== run 1 ==
==> flow/design.v (excerpt) <==
module Calculator2_0(clk, rst, col, btn, btnres, fil, Sseg, anodos);
clock: 60.0 ns
lec_check: 0
abc_area: 1
cap_margin: 20
core_margin: 2
core_utilization: 72
cts_cluster_diameter: 365
cts_cluster_size: 99
place_density: 0.43
slew_margin: 20
tns_end_percent: 40
run.sh (not shown) runs the stock make flow with config.mk's settings and CLKGATE_MAP_FILE=.
As the logs show, run 1 stopped at clock tree synthesis after a tool error, so it never reached the end of the flow.
Input-level comparison between run 2 and run 1:
# run 1
export LEC_CHECK = 0
export ABC_AREA = 1
export CAP_MARGIN = 20
export CORE_MARGIN = 2
export CORE_UTILIZATION = 72
export CTS_CLUSTER_DIAMETER = 365
export CTS_CLUSTER_SIZE = 99
export PLACE_DENSITY = 0.43
export SLEW_MARGIN = 20
export TNS_END_PERCENT = 40
create_clock -name core_clock -period 60.0 [get_ports {clk}]
# run 2
export LEC_CHECK = 0
export CAP_MARGIN = 20
export CORE_MARGIN = 2
export CORE_UTILIZATION = 40
export SLEW_MARGIN = 20
create_clock -name core_clock -period 110.0 [get_ports {clk}]
==> comparison <==
Run 2: done, clean on timing, DRC and antenna. [run 2] summed standard-cell area reported by yosys fell about 9% relative to run 1. Changes observed in run 2 relative to run 1: width of the chip picked up an extra about 28%; count of placed standard cells including taps lost 3446; height of the die picked up an extra about 28%; fraction of the yosys area taken by sequential cells picked up an extra 0.86 points.
Changes in run 3 relative to run 2:
# run 2
export LEC_CHECK = 0
export CAP_MARGIN = 20
export CORE_MARGIN = 2
export CORE_UTILIZATION = 40
export SLEW_MARGIN = 20
create_clock -name core_clock -period 110.0 [get_ports {clk}]
# run 3
export LEC_CHECK = 0
export CAP_MARGIN = 20
export CORE_MARGIN = 2
export CORE_UTILIZATION = 16
export SLEW_MARGIN = 20
create_clock -name core_clock -period 105.0 [get_ports {clk}]
==> results <==
- Looking only at net count reported at finish, and setting everything else aside, the lower value of run 2 and run 3 goes to run 2.
- Comparing run 2 and run 3, the higher area of all placed cells without fillers was measured on run 3.
- Minimum hold slack essentially unchanged between run 2 and run 3.

* * *

Setup of build 55:
Starting RTL as in the previous note.
==> flow/config.mk <==
export PLATFORM = sky130hd
export DESIGN_NAME = Calculator2_0
export DESIGN_NICKNAME = Calculator2_0
export VERILOG_FILES = /design/flow/design.v
export SDC_FILE = /design/flow/constraint.sdc
export NUM_CORES = 4
export LEC_CHECK = 0
export ABC_AREA = 1
export CAP_MARGIN = 10
export CORE_ASPECT_RATIO = 1.46
export CORE_MARGIN = 2
export CORE_UTILIZATION = 61
export GPL_ROUTABILITY_DRIVEN = 1
export HOLD_SLACK_MARGIN = -0.07
export MIN_ROUTING_LAYER = met1
export SLEW_MARGIN = 20
export TNS_END_PERCENT = 5
==> flow/constraint.sdc <==
create_clock -name core_clock -period 64.3 [get_ports {clk}]
set_input_delay 12.8600 -clock core_clock [delete_from_list [all_inputs] [get_ports {clk}]]
set_output_delay 12.8600 -clock core_clock [all_outputs]
set_load 0.01 [all_outputs]
Build 55 did not finish; a tool error ended it in global routing.
For build 17, these inputs were changed with respect to build 55:
- a change of CORE_ASPECT_RATIO from 1.46 to 0.62
- a deleted ABC_AREA that had been 1
- a change of CORE_UTILIZATION from 61 to 66
- a deleted TNS_END_PERCENT that had been 5
- an added MAX_ROUTING_LAYER of met4
- a change of the clock period (ns, I/O delays scaled along) from 64.3 to 93.7
==> comparison <==
Run comparison: build 55 largest family of logic cells by area simple AND/OR/NAND/NOR gates; build 17 largest family of logic cells by area AND-OR/OR-AND gates
Diff build 55 -> build 17: count of different cell masters after synthesis rose about 90%, full die area down 16000 µm².
Build 17 got as far as global routing, where a tool error ended the run.
Build 55 terminated abnormally: global routing reported GRT-0116.
Looking at netlist area before placement, build 17 sits 5300 µm² below build 55.
The vertical die dimension in build 17 sits 150 µm below the value recorded for build 55.
Setup changes, build 17 to build 36
- MAX_ROUTING_LAYER removed (was met4)
- GPL_ROUTABILITY_DRIVEN removed (was 1)
- CAP_MARGIN changed from 10 to 20
- HOLD_SLACK_MARGIN removed (was -0.07)
- CORE_ASPECT_RATIO removed (was 0.62)
- CORE_UTILIZATION changed from 66 to 58
- MIN_ROUTING_LAYER removed (was met1)
- the clock period (ns, I/O delays scaled along) changed from 93.7 to 58.3
### Flow results
- Build 17: aborted in global routing (tool error)
- Build 36 -> stages 100% | layout checks FAIL | max-capacitance violations, max-slew violations, negative setup slack
- Build 36: worst setup slack after placement lower than build 17
- Compared with build 17, in build 36 total die area moved up, final weighted congestion in routability-driven placement moved down, post-synth area from yosys stat level.
- Compared to build 17, build 36 has number of buffers added for setup after CTS 590% higher.

* * *

Calculator2_0 again, from the RTL that the note above started with.
// Calculator2_0
module Calculator2_0(clk, rst, col, btn, btnres, fil, Sseg, anodos);
Settings: LEC_CHECK=0, CAP_MARGIN=5, CORE_ASPECT_RATIO=1.82, CORE_MARGIN=2, CORE_UTILIZATION=72, MAX_ROUTING_LAYER=met4, SETUP_SLACK_MARGIN=-1.23, SLEW_MARGIN=20; clock period 88.6 ns.
The first run finished but fails on negative setup slack.
Change:
- CAP_MARGIN: 5 -> 40
- CORE_ASPECT_RATIO: 1.82 -> 1.71
- CORE_UTILIZATION: 72 -> 66
- SETUP_SLACK_MARGIN: -1.23 -> default
- clock period: 88.6 -> 89.1 ns (I/O delays scaled with it)
Outcome:
- Now the flow never finished: it broke off in global routing (GRT-0183)
- synthesized cell count stays the same
- area after synthesis does not change
- die area came out higher by 8.9%
Change:
- CAP_MARGIN: 40 -> 20
- CORE_ASPECT_RATIO: 1.71 -> default
- CORE_UTILIZATION: 66 -> 59
Effect: Now the flow produced a layout that fails on negative setup slack; area after synthesis stays the same; die area rose by roughly a tenth; synthesized cell count stays the same.

* * *

== v20 ==
Calculator2_0 again, from the RTL that the note above started with.
Settings: LEC_CHECK=0, CAP_MARGIN=15, CORE_ASPECT_RATIO=0.51, CORE_MARGIN=2, CORE_UTILIZATION=40, GPL_ROUTABILITY_DRIVEN=0, MAX_ROUTING_LAYER=met4, SLEW_MARGIN=20; clock period 65.7 ns.
Finished, but not clean: v20, with negative setup slack.
For v5, these inputs were changed with respect to v20:
-- flow/config.mk --
<<< v20, line 8
export CAP_MARGIN = 15
export CORE_ASPECT_RATIO = 0.51
>>> v5, line 8
export ABC_AREA = 1
export CAP_MARGIN = 20
<<< v20, line 11
export CORE_UTILIZATION = 40
export GPL_ROUTABILITY_DRIVEN = 0
export MAX_ROUTING_LAYER = met4
>>> v5, line 11
export CORE_UTILIZATION = 68
==> flow/constraint.sdc <==
create_clock -name core_clock -period 113.0 [get_ports {clk}]
set_input_delay 22.6000 -clock core_clock [delete_from_list [all_inputs] [get_ports {clk}]]
set_output_delay 22.6000 -clock core_clock [all_outputs]
set_load 0.01 [all_outputs]
==> comparison <==
In summary, v5 completed successfully, with a layout that passed the timing, design-rule and antenna checks.
Going from v20 to v5, number of buffers outside the clock class in the layout went down, share of final layout cell area taken by clock buffers and inverters went up.
On maximum frequency, the higher figure sits with v20, not v5.
Summary of the comparison: met1 track demand over resource is lower in v5, relative to v20.
Edits applied to the flow inputs when going from v5 to v39:
-- flow/config.mk --
<<< v5, line 8
export ABC_AREA = 1
export CAP_MARGIN = 20
>>> v39, line 8
export CAP_MARGIN = 5
export CORE_ASPECT_RATIO = 0.53
<<< v5, line 11
export CORE_UTILIZATION = 68
>>> v39, line 11
export CORE_UTILIZATION = 67
export MAX_ROUTING_LAYER = met4
==> flow/constraint.sdc <==
create_clock -name core_clock -period 89.1 [get_ports {clk}]
set_input_delay 17.8200 -clock core_clock [delete_from_list [all_inputs] [get_ports {clk}]]
set_output_delay 17.8200 -clock core_clock [all_outputs]
set_load 0.01 [all_outputs]
==> comparison <==
v39 never completed, since it errored out during global routing.
Between v5 and v39, the flow reports placement row count decreasing by more than a quarter.
Lower Yosys chip area among v5 and v39: v39
Die span in y: v5 and v39 compared, higher one is v5
#### Input delta (v10 over v39)
-- flow/config.mk --
<<< v39, line 8
export CAP_MARGIN = 5
export CORE_ASPECT_RATIO = 0.53
>>> v10, line 8
export ABC_AREA = 1
export CAP_MARGIN = 20
<<< v39, line 11
export CORE_UTILIZATION = 67
export MAX_ROUTING_LAYER = met4
>>> v10, line 11
export CORE_UTILIZATION = 64
export PLACE_DENSITY = 0.43
==> flow/constraint.sdc <==
create_clock -name core_clock -period 67.0 [get_ports {clk}]
set_input_delay 13.4000 -clock core_clock [delete_from_list [all_inputs] [get_ports {clk}]]
set_output_delay 13.4000 -clock core_clock [all_outputs]
set_load 0.01 [all_outputs]
--- outcome ---
- v10 has worst slack after detailed placement below what v39 had.
- [v10] total instance count after detailed placement rose 3,262 relative to v39
- Between v10 and v39, estimated wirelength of the detail-placed design is higher for v10, v39 comes in under that.
- Status(v10) = ERROR, stage = global routing
- v39 did not finish; the tool stopped in global routing with error GRT-0228.
- Starting density of the core: v10 < v39
- Compound-cell area share of the yosys netlist ends up higher on v39.
- Taking v39 as 1.0, v10 lands at 1.3 on synthesized instance count.
- Measured against v39, the synthesized chip area reported by yosys of v10 comes out at 1.09 times the reference value.
> inputs changed (v10 -> v13)
-- flow/config.mk --
<<< v10, line 8
export ABC_AREA = 1
>>> v13, line 8
<<< v10, line 11
export CORE_UTILIZATION = 64
export PLACE_DENSITY = 0.43
>>> v13, line 10
export CORE_UTILIZATION = 70
export MAX_ROUTING_LAYER = met4
export PLACE_DENSITY = 0.64
==> flow/constraint.sdc <==
create_clock -name core_clock -period 95.1 [get_ports {clk}]
set_input_delay 19.0200 -clock core_clock [delete_from_list [all_inputs] [get_ports {clk}]]
set_output_delay 19.0200 -clock core_clock [all_outputs]
set_load 0.01 [all_outputs]
==> comparison <==
- Of v10 and v13, not a single run came through the flow clean.
- The final report for v13 shows a completed flow and a layout that fails verification, specifically negative setup slack.
- Sort v10 and v13 by fraction of the mapped netlist area in adder cells asc -> top: v10
- Synthesized-area fraction occupied by xor and xnor cells: lower on v13
- v10 → v13: quantity of gates resized following cts -about 80%; height of the die down 27 um.
- The detailed-placement wirelength estimate of v13 falls short of that of v10 by about 22%.
